## build 39
==> flow/design.v <==
module half_addr(
    input a,
    input b,
    output sum,
    output carry  
);
assign sum = a ^ b;
assign carry = a & b;
endmodule
module full_addr(
    input a,
    input b,
    input cin,  
    output sum,
    output carry  
);
assign sum = a ^ b ^ cin;
assign carry = (a & b) | (cin & (a ^ b));
endmodule
module i4_addr(
    input  [3:0] a,           
    input  [3:0] b,           
    input        cin,         
    input        valid_in,    
    output [3:0] sum,         
    output       group_g,     
    output       group_p,     
    output       ready_out    
);
wire [3:0] g, p;
assign g = a & b;           
assign p = a | b;           
wire c1, c2, c3;
assign c1 = g[0] | (p[0] & cin);
assign c2 = g[1] | (p[1] & g[0]) | (p[1] & p[0] & cin);
assign c3 = g[2] | (p[2] & g[1]) | (p[2] & p[1] & g[0]) | (p[2] & p[1] & p[0] & cin);
assign group_g = g[3] | (p[3] & g[2]) | (p[3] & p[2] & g[1]) | (p[3] & p[2] & p[1] & g[0]);
assign group_p = p[3] & p[2] & p[1] & p[0];
assign sum[0] = a[0] ^ b[0] ^ cin;
assign sum[1] = a[1] ^ b[1] ^ c1;
assign sum[2] = a[2] ^ b[2] ^ c2;
assign sum[3] = a[3] ^ b[3] ^ c3;
reg ready_out_reg;
always @(*) begin
    if (valid_in) begin
        ready_out_reg = 1'b1;
    end else begin
        ready_out_reg = 1'b0;
    end
end
assign ready_out = ready_out_reg;
endmodule
module i8_addr(
    input  [7:0] a,           
    input  [7:0] b,           
    input        cin,         
    input        valid_in,    
    output [7:0] sum,         
    output       group_g,     
    output       group_p,     
    output       ready_out    
);
wire [3:0] a_low  = a[3:0];
wire [3:0] a_high = a[7:4];
wire [3:0] b_low  = b[3:0];
wire [3:0] b_high = b[7:4];
wire c4;                
wire g_low, p_low;      
wire g_high, p_high;    
wire ready_low, ready_high;
i4_addr cla_low(
    .a(a_low), .b(b_low), .cin(cin), .valid_in(valid_in),
    .sum(sum[3:0]), .group_g(g_low), .group_p(p_low), .ready_out(ready_low)
);
i4_addr cla_high(
    .a(a_high), .b(b_high), .cin(c4), .valid_in(valid_in),
    .sum(sum[7:4]), .group_g(g_high), .group_p(p_high), .ready_out(ready_high)
);
assign c4 = g_low | (p_low & cin);
assign group_g = g_high | (p_high & g_low);
assign group_p = p_high & p_low;
assign ready_out = ready_low & ready_high;
endmodule
module i16_add(
    input  [15:0] a,          
    input  [15:0] b,          
    input        valid_in,    
    output [15:0] sum,        
    output       carry_out,   
    output       ready_out    
);
wire [7:0] a_low  = a[7:0];   
wire [7:0] a_high = a[15:8];  
wire [7:0] b_low  = b[7:0];
wire [7:0] b_high = b[15:8];
wire c0, c8;                
wire g_low, p_low;          
wire g_high, p_high;        
wire ready_low, ready_high; 
assign c0 = 1'b0;           
i8_addr cla_low_8bit(
    .a(a_low), .b(b_low), .cin(c0), .valid_in(valid_in),
    .sum(sum[7:0]), .group_g(g_low), .group_p(p_low), .ready_out(ready_low)
);
i8_addr cla_high_8bit(
    .a(a_high), .b(b_high), .cin(c8), .valid_in(valid_in),
    .sum(sum[15:8]), .group_g(g_high), .group_p(p_high), .ready_out(ready_high)
);
assign c8 = g_low | (p_low & c0);                   
assign carry_out = g_high | (p_high & g_low) | (p_high & p_low & c0);  
assign ready_out = ready_low & ready_high;
endmodule
module i16_sub(
    input  [15:0] a,          
    input  [15:0] b,          
    input        valid_in,    
    output [15:0] diff,       
    output       borrow_out,  
    output       ready_out    
);
wire [15:0] b_neg = ~b;  
wire [7:0] a_low  = a[7:0];
wire [7:0] a_high = a[15:8];
wire [7:0] b_low  = b_neg[7:0];
wire [7:0] b_high = b_neg[15:8];
wire c0, c8;               
wire g_low, p_low;         
wire g_high, p_high;       
wire ready_low, ready_high;
wire carry_result;
assign c0 = 1'b1;           
i8_addr cla_low_8bit(
    .a(a_low), .b(b_low), .cin(c0), .valid_in(valid_in),
    .sum(diff[7:0]), .group_g(g_low), .group_p(p_low), .ready_out(ready_low)
);
i8_addr cla_high_8bit(
    .a(a_high), .b(b_high), .cin(c8), .valid_in(valid_in),
    .sum(diff[15:8]), .group_g(g_high), .group_p(p_high), .ready_out(ready_high)
);
assign c8 = g_low | (p_low & c0);
assign carry_result = g_high | (p_high & g_low) | (p_high & p_low & c0);
assign borrow_out = ~carry_result;
assign ready_out = ready_low & ready_high;
endmodule
module i16_mul(
    input signed [15:0] a,    
    input signed [15:0] b,    
    input        valid_in,
    output signed [15:0] prod,  
    output       ready_out
);
wire sign_a = a[15];
wire sign_b = b[15];
wire sign_res = sign_a ^ sign_b;
wire [15:0] abs_a = sign_a ? (~a + 1'b1) : a;
wire [15:0] abs_b = sign_b ? (~b + 1'b1) : b;
reg [15:0] abs_prod;
integer i;
always @(*) begin
    abs_prod = 16'd0;
    for(i = 0; i < 16; i = i + 1) begin
        if(abs_b[i]) begin
            abs_prod = abs_prod + (abs_a << i);
        end
    end
end
assign prod = sign_res ? (~abs_prod + 1'b1) : abs_prod;
assign ready_out = valid_in;
endmodule
module i16_div(
    input signed [15:0] a,    
    input signed [15:0] b,    
    input        valid_in,
    output signed [15:0] quot,  
    output       ready_out
);
wire sign_a = a[15];
wire sign_b = b[15];
wire sign_res = sign_a ^ sign_b;
wire [15:0] abs_a = sign_a ? (~a + 1'b1) : a;
wire [15:0] abs_b = sign_b ? (~b + 1'b1) : b;
reg [15:0] abs_quot;
reg [31:0] temp_r;  
integer i;
always @(*) begin
    temp_r = 32'd0;
    if (abs_b == 0) begin
        abs_quot = 16'hFFFF;  
    end else begin
        abs_quot = 16'd0;
        temp_r = 32'd0;
        for(i = 15; i >= 0; i = i - 1) begin
            temp_r = temp_r << 1;
            temp_r[0] = abs_a[i];  
            if(temp_r >= {16'd0, abs_b}) begin
                temp_r = temp_r - {16'd0, abs_b};
                abs_quot[i] = 1'b1;
            end
        end
    end
end
assign quot = sign_res ? (~abs_quot + 1'b1) : abs_quot;
assign ready_out = valid_in;
endmodule
module calc(
    input clk,  
    input rst_n,  
    input [7:0] num,
    input [2:0] op,
    input start,
    output reg [15:0] result,
    output reg [15:0] display_val,  
    output [2:0] led_op,  
    output reg stop
);
reg [15:0] local_result;
reg local_stop;
localparam ADD = 3'd6;
localparam SUB = 3'd5;
localparam MUL = 3'd4;
localparam DIV = 3'd1;
localparam ENT = 3'd2;
localparam CLR = 3'd3;
reg [15:0] a, b;
reg [2:0] local_op;
assign led_op = local_op;  
wire [15:0] res_add, res_sub, res_mul, res_div;
i16_add u_add(.a(a), .b(b), .valid_in(1'b1), .sum(res_add), .carry_out(), .ready_out());
i16_sub u_sub(.a(a), .b(b), .valid_in(1'b1), .diff(res_sub), .borrow_out(), .ready_out());
i16_mul u_mul(.a(a), .b(b), .valid_in(1'b1), .prod(res_mul), .ready_out());
i16_div u_div(.a(a), .b(b), .valid_in(1'b1), .quot(res_div), .ready_out());
localparam S_INPUT_A = 2'b00;
localparam S_INPUT_B = 2'b01;
reg [2:0] state;
always @(posedge clk) begin
	if (~rst_n) begin
    	local_stop <= 0;
        a <= 0;
        b <= 0;
        local_result <= 0;
        display_val <= 0;
        local_op <= 0;
        state <= S_INPUT_A;
    end else begin
        if (~start&local_stop) begin
        local_stop <= 0;
        end else if (start&~local_stop) begin
            case (state)
            S_INPUT_A: begin
                if (op == CLR) begin
                    a <= 0; b <= 0; display_val <= 0; local_result <= 0; local_op <= 0;
                end else if (op == ADD || op == SUB || op == MUL || op == DIV) begin
                    local_op <= op;
                    b <= 0;
                    state <= S_INPUT_B;
                end else if (op == 0) begin
                    a <= a * 16'd10 + {8'd0, num};
                    display_val <= a * 16'd10 + {8'd0, num};
                end
            end
            S_INPUT_B: begin
                if (op == CLR) begin
                    a <= 0; b <= 0; display_val <= 0; local_result <= 0; local_op <= 0;
                    state <= S_INPUT_A;
                end else if (op == ENT) begin
                    case (local_op)
                    ADD: begin local_result <= res_add; display_val <= res_add; end
                    SUB: begin local_result <= res_sub; display_val <= res_sub; end
                    DIV: begin local_result <= res_div; display_val <= res_div; end
                    MUL: begin local_result <= res_mul; display_val <= res_mul; end
                    endcase
                    a <= 0;
                    local_op <= 0;  
                    state <= S_INPUT_A;
                end else if (op == 0) begin
                    b <= b * 16'd10 + {8'd0, num};
                    display_val <= b * 16'd10 + {8'd0, num};
                end
            end
            endcase
            local_stop <= 1;
        end
    end
end
always @(posedge clk) begin
    result <= local_result;
    stop <= local_stop;
end
endmodule
export LEC_CHECK = 0
export CAP_MARGIN = 0
export CORE_MARGIN = 2
export CORE_UTILIZATION = 72
export CTS_CLUSTER_DIAMETER = 233
export CTS_CLUSTER_SIZE = 60
export HOLD_SLACK_MARGIN = 0.07
export SLEW_MARGIN = 20
export TNS_END_PERCENT = 40
create_clock -name core_clock -period 48.1 [get_ports {clk}]
run.sh (not shown) runs the stock make flow with config.mk's settings and CLKGATE_MAP_FILE=.
Ran to the end and failed final checks on negative setup slack: build 39.
Modified inputs, build 62 compared to build 39
- the clock period (ns, I/O delays scaled along) changed from 48.1 to 47.6
--- outcome ---
The flow completed for build 62, but it is not clean: the layout still shows max-capacitance violations, max-slew violations, negative setup slack.
On non-clock buffer count: between build 62 and build 39, it ends up lower for build 39.
Any difference in number of cells after detailed placement between build 39 and build 62 is small enough to ignore.
Per the comparison of build 62 with build 39, fraction of area in non-clock buffers level, multi-input logic cell count did not really move.
Changes in build 86 relative to build 62:
- CORE_UTILIZATION: 72 -> 17
- CTS_CLUSTER_DIAMETER: 233 -> unset
- CAP_MARGIN: 0 -> 20
- CTS_CLUSTER_SIZE: 60 -> unset
- HOLD_SLACK_MARGIN: 0.07 -> unset
- PLACE_DENSITY: unset -> 0.6
- TNS_END_PERCENT: 40 -> unset
- the clock period (ns, I/O delays scaled along): 47.6 -> 52.6
Findings:
- Build 86 completed every stage of the flow, and the final layout passed the timing, design-rule and antenna checks.
- On share of final layout cell area taken by clock buffers and inverters, build 62 tracks build 86 almost exactly.
- From build 62 to build 86 the numbers moved as follows: total nets after synthesis comparable; minimum clock period shows a reduction of 0.83 ns; portion of the clock cycle consumed by the worst path in the final layout saw a decrease.
For build 3, these inputs were changed with respect to build 86:
- CORE_UTILIZATION changed from 17 to 70
- CTS_CLUSTER_SIZE newly set to 60
- PLACE_DENSITY removed (was 0.6)
- the clock period (ns, I/O delays scaled along) changed from 52.6 to 48.1
[summary]
- [flow] build 3 | stages: complete | final checks: fail | reason: negative setup slack
- The maximum clock frequency of build 3 is higher than that of build 86.
- met3 track demand over resource, build 86 and build 3, higher one = build 3.
- Across both runs, area enclosed by the die boundary was lower for build 3 than for build 86.
Input changes introduced in build 15 (baseline for comparison: build 3):
- CTS_CLUSTER_SIZE now 75, was 60
- SETUP_SLACK_MARGIN now 2.83, previously not set
- the clock period (ns, I/O delays scaled along) now 47.8, was 48.1
Findings:
- Diff build 3 -> build 15: longest individual stage delay on the worst path down 0.24 ns; sequential share of layout area went down by 0.17 points.
- Completing all stages was not enough for build 15: its layout failed the final checks because of max-capacitance violations, max-slew violations, negative setup slack.
- In the reports for build 3 and build 15, the smaller design area belongs to build 3.
- ~same count of placed standard cells including taps in build 3 and build 15
- The total grt overflow of build 15 and that of build 3 are within noise of each other.
- Via count ends up higher on build 15.
- Build 15 -> build 3: post-route clock period utilization flat
- Changes observed in build 15 relative to build 3: core utilization rose by 3.2 points, global-route usage increased 2.8 points.
